Design ALU, start of the top module:
module ALU #(parameter w = 8) (
    clk, rst, CE, IN_valid, MODE, CMD, OPA, OPB, Cin,
    ERR, RES, OF, COUT, G, L, E);
Settings: LEC_CHECK=0, CAP_MARGIN=25, CELL_PAD_IN_SITES_DETAIL_PLACEMENT=0, CORE_MARGIN=2, CORE_UTILIZATION=60, SETUP_SLACK_MARGIN=0.7, SLEW_MARGIN=20; clock period 4.96 ns.
run.sh (not shown) runs the stock make flow with config.mk's settings and CLKGATE_MAP_FILE=.
The first run completed and failed the layout checks on negative setup slack.
Next try:
==> flow/config.mk (replaced) <==
export PLATFORM = sky130hd
export DESIGN_NAME = ALU
export DESIGN_NICKNAME = ALU
export VERILOG_FILES = /design/flow/design.v
export SDC_FILE = /design/flow/constraint.sdc
export NUM_CORES = 4
export LEC_CHECK = 0
export CAP_MARGIN = 20
export CORE_MARGIN = 2
export CORE_UTILIZATION = 8
export SLEW_MARGIN = 20
==> flow/constraint.sdc (replaced) <==
create_clock -name core_clock -period 8.14 [get_ports {clk}]
set_input_delay 1.6280 -clock core_clock [delete_from_list [all_inputs] [get_ports {clk}]]
set_output_delay 1.6280 -clock core_clock [all_outputs]
set_load 0.01 [all_outputs]
What happened: With this change the flow completed with no timing, DRC or antenna violations. Wire length is higher by about 2.7%. Design area is higher by about 0.6%. Power is lower by 54%.
Next try:
--- a/flow/config.mk
+++ b/flow/config.mk
@@ -8,4 +8,7 @@
 export CAP_MARGIN = 20
 export CORE_MARGIN = 2
-export CORE_UTILIZATION = 8
+export CORE_UTILIZATION = 40
+export CTS_CLUSTER_DIAMETER = 357
+export HOLD_SLACK_MARGIN = 0.13
+export MAX_ROUTING_LAYER = met4
 export SLEW_MARGIN = 20
==> flow/constraint.sdc (replaced) <==
create_clock -name core_clock -period 6.0 [get_ports {clk}]
set_input_delay 1.2000 -clock core_clock [delete_from_list [all_inputs] [get_ports {clk}]]
set_output_delay 1.2000 -clock core_clock [all_outputs]
set_load 0.01 [all_outputs]
Effect:
- The changed run completed with no timing, DRC or antenna violations
- setup slack loses 0.70 ns
- final area drops by 9.8%
- sequential share of layout area increases by 1.2 points
- synthesized area is unchanged
- global-route usage increases by 27 points
- cell count falls by 43%
- core utilization rises by 36 points
- total power went up by 47%
- combinational power came out higher by 49%
- critical path depth stays the same
- via count rose by 1.9%
Next try:
--- a/flow/config.mk
+++ b/flow/config.mk
@@ -8,7 +8,4 @@
 export CAP_MARGIN = 20
 export CORE_MARGIN = 2
-export CORE_UTILIZATION = 40
-export CTS_CLUSTER_DIAMETER = 357
-export HOLD_SLACK_MARGIN = 0.13
-export MAX_ROUTING_LAYER = met4
+export CORE_UTILIZATION = 39
 export SLEW_MARGIN = 20
==> flow/constraint.sdc (replaced) <==
create_clock -name core_clock -period 5.79 [get_ports {clk}]
set_input_delay 1.1580 -clock core_clock [delete_from_list [all_inputs] [get_ports {clk}]]
set_output_delay 1.1580 -clock core_clock [all_outputs]
set_load 0.01 [all_outputs]
Result:
- The new run produced a clean layout
- critical path depth went up by 1
- setup slack is worse by 0.18 ns
- final cell count grows slightly
- sequential power rose by a few percent
- routed wire length goes down by a few percent
Next try:
--- a/flow/config.mk
+++ b/flow/config.mk
@@ -8,4 +8,5 @@
 export CAP_MARGIN = 20
 export CORE_MARGIN = 2
-export CORE_UTILIZATION = 39
+export CORE_UTILIZATION = 65
+export SETUP_SLACK_MARGIN = -0.29
 export SLEW_MARGIN = 20
==> flow/constraint.sdc (replaced) <==
create_clock -name core_clock -period 4.97 [get_ports {clk}]
set_input_delay 0.9940 -clock core_clock [delete_from_list [all_inputs] [get_ports {clk}]]
set_output_delay 0.9940 -clock core_clock [all_outputs]
set_load 0.01 [all_outputs]
The changed run completed and failed the layout checks on negative setup slack.
Register-to-register slack is worse by 0.64 ns.
Sequential power rises by about a fifth.
Non-clock buffer count rises by 111.
Clock power rises by a few percent.

* * *

The RTL this note starts from:
==> flow/design.v <==
module ALU #(parameter w = 8) (
    clk, rst, CE, IN_valid, MODE, CMD, OPA, OPB, Cin,
    ERR, RES, OF, COUT, G, L, E);
    input clk;
    input rst;
    input CE;
    input [1:0] IN_valid;
    input MODE;
    input [3:0] CMD;
    input [w-1:0] OPA;
    input [w-1:0] OPB;
    input Cin;
    output reg ERR;
    output reg OF;
    output reg COUT;
    output reg G;
    output reg L;
    output reg E;
    output reg [2*w:0] RES;
reg [1:0] IN_valid_t;
reg [3:0] CMD_t;
reg MODE_t, Cin_t;
reg [w-1:0] OPA_t, OPB_t;
reg ERR_t, OF_t, COUT_t, G_t, L_t, E_t;
reg [2*w:0] RES_t, RES_m;
reg signed [w-1:0] sOPA, sOPB;
reg signed [2*w:0] sRES;
reg [$clog2(w)-1:0] shift_amount;
always @(posedge clk or posedge rst) begin  
    if(rst) begin
        OPA_t <= 0;
        OPB_t <= 0;
        Cin_t <= 0;
        IN_valid_t <= 0;
        MODE_t <= 0;
        CMD_t <= 0; end
     else if(CE) begin
        OPA_t <= OPA;
        OPB_t <= OPB;
        Cin_t <= Cin;
        IN_valid_t <= IN_valid;
        MODE_t <= MODE;
        CMD_t <= CMD; end   
end
always @(*) begin
    ERR_t = 0;    
    sOPA = 0;
    sOPB = 0;
    sRES = 0;
    shift_amount = 0;
    OF_t = 0;
    COUT_t = 0;
    G_t = 0;
    L_t = 0;
    E_t = 0;
    RES_t = 0;
    if(MODE_t) begin
        case(CMD_t)
            4'b0000: begin 
                        if(IN_valid_t == 2'b11) begin
                            RES_t = OPA_t + OPB_t;
                            COUT_t = RES_t[w]; end
                        else ERR_t = 1; end
            4'b0001: begin 
                        if(IN_valid_t == 2'b11) begin
                            RES_t = OPA_t - OPB_t;
                            OF_t = (OPA_t < OPB_t) ? 1 : 0; end
                        else ERR_t = 1; end
            4'b0010: begin 
                        if(IN_valid_t == 2'b11) begin
                            RES_t = OPA_t + OPB_t + Cin_t;
                            COUT_t = RES_t[w]; end
                        else ERR_t = 1; end
            4'b0011: begin 
                        if(IN_valid_t == 2'b11) begin
                            RES_t = OPA_t - OPB_t - Cin_t;
                            OF_t = (OPA_t < (OPB_t + Cin_t)); end
                        else ERR_t = 1; end
            4'b0100: begin 
                        if(IN_valid_t[0] == 1'b1) begin
                            RES_t = OPA_t + 1'b1;
                            COUT_t = RES_t[w]; end
                        else ERR_t = 1; end
            4'b0101: begin 
                        if(IN_valid_t[0] == 1'b1) begin
                            RES_t = OPA_t - 1'b1;
                            OF_t = RES_t[w]; end
                        else ERR_t = 1; end
            4'b0110: begin 
                        if(IN_valid_t[1] == 1'b1) begin
                            RES_t = OPB_t + 1'b1;
                            COUT_t = RES_t[w]; end
                        else ERR_t = 1; end
            4'b0111: begin 
                        if(IN_valid_t[1] == 1'b1) begin
                            RES_t = OPB_t - 1'b1;
                            OF_t = RES_t[w]; end
                        else ERR_t = 1; end
            4'b1000: begin 
                        if(IN_valid_t == 2'b11) begin
                            E_t = (OPA_t == OPB_t) ? 1 : 0;
                            L_t = (OPA_t < OPB_t) ? 1 : 0;
                            G_t = (OPA_t > OPB_t) ? 1 : 0; end
                        else ERR_t = 1; end
            4'b1001: begin 
                        if(IN_valid_t == 2'b11) begin
                            RES_t = (OPA_t + 1) * (OPB_t + 1); end
                        else ERR_t = 1; end
            4'b1010: begin 
                        if(IN_valid_t == 2'b11) begin
                            RES_t = (OPA_t << 1) * OPB_t; end
                        else ERR_t = 1; end
            4'b1011: begin
                        if(IN_valid_t == 2'b11) begin
                            sOPA = $signed(OPA_t);
                            sOPB = $signed(OPB_t);
                            sRES = sOPA + sOPB;
                            RES_t = sRES;
                            OF_t = ((sOPA[w-1] == sOPB[w-1]) && (sRES[w-1] != sOPA[w-1]));
                            E_t = (sOPA == sOPB) ? 1 : 0;
                            L_t = (sOPA < sOPB) ? 1 : 0;
                            G_t = (sOPA > sOPB) ? 1 : 0; end
                        else ERR_t = 1; end
            4'b1100: begin
                        if(IN_valid_t == 2'b11) begin
                            sOPA = $signed(OPA_t);
                            sOPB = $signed(OPB_t);
                            sRES = sOPA - sOPB;
                            RES_t = sRES;
                            OF_t = ((sOPA[w-1] != sOPB[w-1]) && (sRES[w-1] != sOPA[w-1]));
                            E_t = (sOPA == sOPB) ? 1 : 0;
                            L_t = (sOPA < sOPB) ? 1 : 0;
                            G_t = (sOPA > sOPB) ? 1 : 0; end
                        else ERR_t = 1; end
            default: begin
                        RES_t = 0;
                        COUT_t = 1'b0;
                        OF_t = 1'b0;
                        G_t = 1'b0;
                        E_t = 1'b0;
                        L_t = 1'b0;
                        ERR_t = 1'b1; end
             endcase
             end
    else begin 
        case(CMD_t)
          4'b0000: begin
                      if(IN_valid_t == 2'b11) begin
                          RES_t = OPA_t & OPB_t; end
                      else ERR_t = 1; end
          4'b0001: begin
                      if(IN_valid_t == 2'b11) begin
                          RES_t = ~(OPA_t & OPB_t);
                          RES_t[2*w-1 : 8] = 0; end
                      else ERR_t = 1; end
          4'b0010: begin
                      if(IN_valid_t == 2'b11) begin
                          RES_t = OPA_t | OPB_t; end
                      else ERR_t = 1; end
          4'b0011: begin
                      if(IN_valid_t == 2'b11) begin
                          RES_t = ~(OPA_t | OPB_t);
                          RES_t[2*w-1 : 8] = 0; end
                      else ERR_t = 1; end
          4'b0100: begin
                      if(IN_valid_t == 2'b11) begin
                          RES_t = OPA_t ^ OPB_t; end
                      else ERR_t = 1; end
          4'b0101: begin
                      if(IN_valid_t == 2'b11) begin
                          RES_t = ~(OPA_t ^ OPB_t);
                          RES_t[2*w-1 : 8] = 0; end
                      else ERR_t = 1; end
          4'b0110: begin
                      if(IN_valid_t[0] == 1'b1) begin
                          RES_t = ~OPA_t;
                          RES_t[2*w-1 : 8] = 0; end
                      else ERR_t = 1; end
          4'b0111: begin
                      if(IN_valid_t[1] == 1'b1) begin
                          RES_t = ~OPB_t;
                          RES_t[2*w-1 : 8] = 0; end
                      else ERR_t = 1; end
          4'b1000: begin
                      if(IN_valid_t[0] == 1'b1) begin
                          RES_t = OPA_t >> 1; end
                      else ERR_t = 1; end
          4'b1001: begin
                      if(IN_valid_t[0] == 1'b1) begin
                          RES_t = OPA_t << 1; end
                      else ERR_t = 1; end
          4'b1010: begin
                      if(IN_valid_t[1] == 1'b1) begin
                          RES_t = OPB_t >> 1; end
                      else ERR_t = 1; end
          4'b1011: begin
                      if(IN_valid_t[1] == 1'b1) begin
                          RES_t = OPB_t << 1; end
                      else ERR_t = 1; end
          4'b1100: begin 
                      if(IN_valid_t == 2'b11) begin
                          if( |(OPB_t[(w-1) : ($clog2(w)+1)]))
                               ERR_t = 1;
                          else begin
                               shift_amount = OPB_t[$clog2(w)-1:0];
                               RES_t = {1'b0, ((OPA_t << shift_amount) | OPA_t >> (w - shift_amount))}; end end
                      else  ERR_t = 1; end
          4'b1101: begin 
                      if(IN_valid_t == 2'b11) begin
                          if( |(OPB_t[(w-1) : ($clog2(w)+1)]))
                               ERR_t = 1;
                          else begin
                               shift_amount = OPB_t[$clog2(w)-1:0];
                               RES_t = {1'b0, ((OPA_t >> shift_amount) | OPA_t << (w - shift_amount))}; end end
                      else  ERR_t = 1; end
          default: begin
                        RES_t = 0;
                        ERR_t = 1'b1; end
             endcase
             end
end
always @(posedge clk or posedge rst) begin
    if (rst) begin
        RES  <= 0;
        COUT <= 0;
        OF   <= 0;
        G    <= 0;
        L    <= 0;
        E    <= 0;
        ERR  <= 0;
        RES_m <= 0;
    end 
    else if (CE) begin
        if ((CMD_t == 4'b1001 || CMD_t == 4'b1010) && MODE_t == 1) begin
            RES_m <= RES_t;
            RES <= RES_m;
        end
        else
            RES <= RES_t;
            COUT <= COUT_t;
            OF   <= OF_t;
            G    <= G_t;
            L    <= L_t;
            E    <= E_t;
            ERR  <= ERR_t;
  end
end
endmodule
export LEC_CHECK = 0
export CAP_MARGIN = 20
export CORE_ASPECT_RATIO = 1.45
export CORE_MARGIN = 2
export CORE_UTILIZATION = 38
export GPL_ROUTABILITY_DRIVEN = 0
export GPL_TIMING_DRIVEN = 1
export HOLD_SLACK_MARGIN = 0.07
export MAX_ROUTING_LAYER = met4
export SLEW_MARGIN = 10
export TNS_END_PERCENT = 10
create_clock -name core_clock -period 5.06 [get_ports {clk}]
The baseline completed, yet does not pass: negative setup slack.
Edit:
- CORE_ASPECT_RATIO: 1.45 -> not set
- CORE_UTILIZATION: 38 -> 69
- CTS_CLUSTER_DIAMETER: not set -> 36
- GPL_ROUTABILITY_DRIVEN: 0 -> not set
- GPL_TIMING_DRIVEN: 1 -> not set
- HOLD_SLACK_MARGIN: 0.07 -> not set
- MAX_ROUTING_LAYER: met4 -> not set
- SETUP_SLACK_MARGIN: not set -> -0.29
- SLEW_MARGIN: 10 -> 20
- TNS_END_PERCENT: 10 -> not set
- clock period: 5.06 -> 4.85 ns (I/O delays scaled with it)
After rerunning: The changed run completed, yet does not pass: negative setup slack. Sequential power climbs by a few percent. Final area drops slightly. First-iteration DRC count climbs by well over a third. Count of clock-buffer cells in the layout climbs by 1. Power climbs by about a fifth.
Power and IR drop assume default switching activity.
